// alu
module alu #(
	parameter DATA_WIDTH = 32,
	parameter INST_WIDTH = 4
)(
	input                   i_clk,
	input                   i_rst_n,
	input  [DATA_WIDTH-1:0] i_data_a,
	input  [DATA_WIDTH-1:0] i_data_b,
	input  [INST_WIDTH-1:0] i_inst,
	input                   i_valid,
	output [DATA_WIDTH-1:0] o_data,
	output                  o_overflow,
	output                  o_valid
);
clock: 12.9 ns
lec_check: 0
abc_area: 1
cap_margin: 20
cell_pad_in_sites_global_placement: 1
core_margin: 7
core_utilization: 22
cts_cluster_diameter: 331
cts_cluster_size: 95
gpl_timing_driven: 0
place_density_lb_addon: 0.29
setup_slack_margin: -0.61
slew_margin: 5
tns_end_percent: 25
run.sh (not shown) runs the stock make flow with config.mk's settings and CLKGATE_MAP_FILE=.
Edit:
- ABC_AREA: 1 -> unset
- CELL_PAD_IN_SITES_GLOBAL_PLACEMENT: 1 -> unset
- CORE_MARGIN: 7 -> 2
- CORE_UTILIZATION: 22 -> 58
- CTS_CLUSTER_DIAMETER: 331 -> unset
- CTS_CLUSTER_SIZE: 95 -> unset
- GPL_TIMING_DRIVEN: 0 -> unset
- PLACE_DENSITY_LB_ADDON: 0.29 -> unset
- SETUP_SLACK_MARGIN: -0.61 -> unset
- SLEW_MARGIN: 5 -> 20
- TNS_END_PERCENT: 25 -> unset
- clock period: 12.9 -> 6.47 ns (I/O delays scaled with it)
Result: Now the flow completed and failed the layout checks on negative setup slack; global-route usage goes up by 30 points; setup slack gets worse by 3500 ps; synthesized cell count goes down by about 27%.
Edit:
- CORE_UTILIZATION: 58 -> 68
- SETUP_SLACK_MARGIN: unset -> -0.73
- clock period: 6.47 -> 9.42 ns (I/O delays scaled with it)
After rerunning: The changed run completed, yet does not pass: negative setup slack; die area came out lower by about 14%; non-clock buffer count came out lower by 325.
Edit:
- CORE_UTILIZATION: 68 -> 72
- CTS_CLUSTER_SIZE: unset -> 22
- PLACE_DENSITY: unset -> 0.67
With this change the flow failed in global routing (5_1_grt) on GRT-0116.
Synthesized cell count does not change.
Area after synthesis is unchanged.
Die size is lower by 5.5%.


Starting RTL as in the previous note.
==> flow/design.v (excerpt) <==
module alu #(
	parameter DATA_WIDTH = 32,
	parameter INST_WIDTH = 4
)(
	input                   i_clk,
	input                   i_rst_n,
	input  [DATA_WIDTH-1:0] i_data_a,
	input  [DATA_WIDTH-1:0] i_data_b,
	input  [INST_WIDTH-1:0] i_inst,
	input                   i_valid,
	output [DATA_WIDTH-1:0] o_data,
	output                  o_overflow,
	output                  o_valid
);
	reg [DATA_WIDTH - 1:0] o_data_r, o_data_w;
	reg o_overflow_r, o_overflow_w;
	reg o_valid_r, o_valid_w;
	reg [2 * DATA_WIDTH - 1:0] o_mul_temp;
	integer i;
	assign o_data = o_data_r;
	assign o_overflow = o_overflow_r;
	assign o_valid = o_valid_r;
	always @(*) begin
		if (i_valid) begin
			case (i_inst)
				4'd0: begin
					o_data_w = i_data_a + i_data_b;
					if (i_data_a[DATA_WIDTH - 1] && i_data_b[DATA_WIDTH - 1] && ~o_data_w[DATA_WIDTH - 1]) begin
						o_overflow_w = 1;
					end
					else if (~i_data_a[DATA_WIDTH - 1] && ~i_data_b[DATA_WIDTH - 1] && o_data_w[DATA_WIDTH - 1]) begin
						o_overflow_w = 1;
					end
					else begin
						o_overflow_w = 0;
					end
					o_valid_w = 1;
				end
				4'd1: begin
					o_data_w = i_data_a - i_data_b;
					if (~i_data_a[DATA_WIDTH - 1] && i_data_b[DATA_WIDTH - 1] && o_data_w[DATA_WIDTH - 1]) begin
						o_overflow_w = 1;
					end
					else if (i_data_a[DATA_WIDTH - 1] && ~i_data_b[DATA_WIDTH - 1] && ~o_data_w[DATA_WIDTH - 1]) begin
						o_overflow_w = 1;
					end
					else begin
						o_overflow_w = 0;
					end
					o_valid_w = 1;
				end
				4'd2: begin
					o_data_w = i_data_a * i_data_b;
					if ((i_data_a[DATA_WIDTH - 1] == i_data_b[DATA_WIDTH - 1]) && o_data_w[DATA_WIDTH - 1]) begin
						o_overflow_w = 1;
					end
					else if ((i_data_a[DATA_WIDTH - 1] != i_data_b[DATA_WIDTH - 1]) && ~o_data_w[DATA_WIDTH - 1]) begin
						o_overflow_w = 1;
					end
					else begin
  ...
Settings: LEC_CHECK=0, CAP_MARGIN=20, CELL_PAD_IN_SITES_GLOBAL_PLACEMENT=0, CORE_MARGIN=2, CORE_UTILIZATION=72, CTS_CLUSTER_DIAMETER=33, CTS_CLUSTER_SIZE=24, GPL_TIMING_DRIVEN=1, PLACE_DENSITY_LB_ADDON=0.23, SETUP_SLACK_MARGIN=1.55, SLEW_MARGIN=5, TNS_END_PERCENT=5; clock period 10.9 ns.
The baseline aborted during global routing (5_1_grt) with GRT-0116.
==> next run, changes <==
- ABC_AREA: default -> 0
- CORE_MARGIN: 2 -> 7
- CTS_CLUSTER_SIZE: 24 -> 95
- PLACE_DENSITY: default -> 0.35
- PLACE_DENSITY_LB_ADDON: 0.23 -> default
- SETUP_SLACK_MARGIN: 1.55 -> 1.8
- TNS_END_PERCENT: 5 -> 25
- clock period: 10.9 -> 6.88 ns (I/O delays scaled with it)
- The new run did not get past global routing (5_1_grt), error GRT-0116
- synthesized cell count stays the same
- die area rises by 8.5%
- synthesized area does not change
==> next run, changes <==
- ABC_AREA: 0 -> default
- CORE_ASPECT_RATIO: default -> 0.63
- CORE_MARGIN: 7 -> 2
- CTS_CLUSTER_SIZE: 95 -> 37
- PLACE_DENSITY: 0.35 -> default
- PLACE_DENSITY_LB_ADDON: default -> 0.23
- SETUP_SLACK_MARGIN: 1.8 -> 1.5
- clock period: 6.88 -> 10.9 ns (I/O delays scaled with it)
Outcome: With this change the flow ran to the end with no violations; area after synthesis stays the same; die size drops by about 8%; synthesized cell count does not change.
==> next run, changes <==
- CELL_PAD_IN_SITES_GLOBAL_PLACEMENT: 0 -> default
- CORE_ASPECT_RATIO: 0.63 -> default
- CORE_UTILIZATION: 72 -> 40
- CTS_CLUSTER_DIAMETER: 33 -> default
- CTS_CLUSTER_SIZE: 37 -> default
- GPL_TIMING_DRIVEN: 1 -> default
- PLACE_DENSITY_LB_ADDON: 0.23 -> default
- SETUP_SLACK_MARGIN: 1.5 -> default
- SLEW_MARGIN: 5 -> 20
- TNS_END_PERCENT: 25 -> default
- clock period: 10.9 -> 12.0 ns (I/O delays scaled with it)
Outcome:
- area after synthesis is unchanged
- design area fell by a few percent
- final cell count rose by a few percent
- hold slack gains 200 ps
==> next run, changes <==
- clock period: 12.0 -> 11.8 ns (I/O delays scaled with it)
=> Worst hold slack is worse by 42 ps. Non-clock buffer count rose by 22. Design area grows by about 0.3%. Clock-buffer cell count is unchanged. Via count hardly moves. Worst setup slack loses 45 ps. Critical path depth is lower by 1.
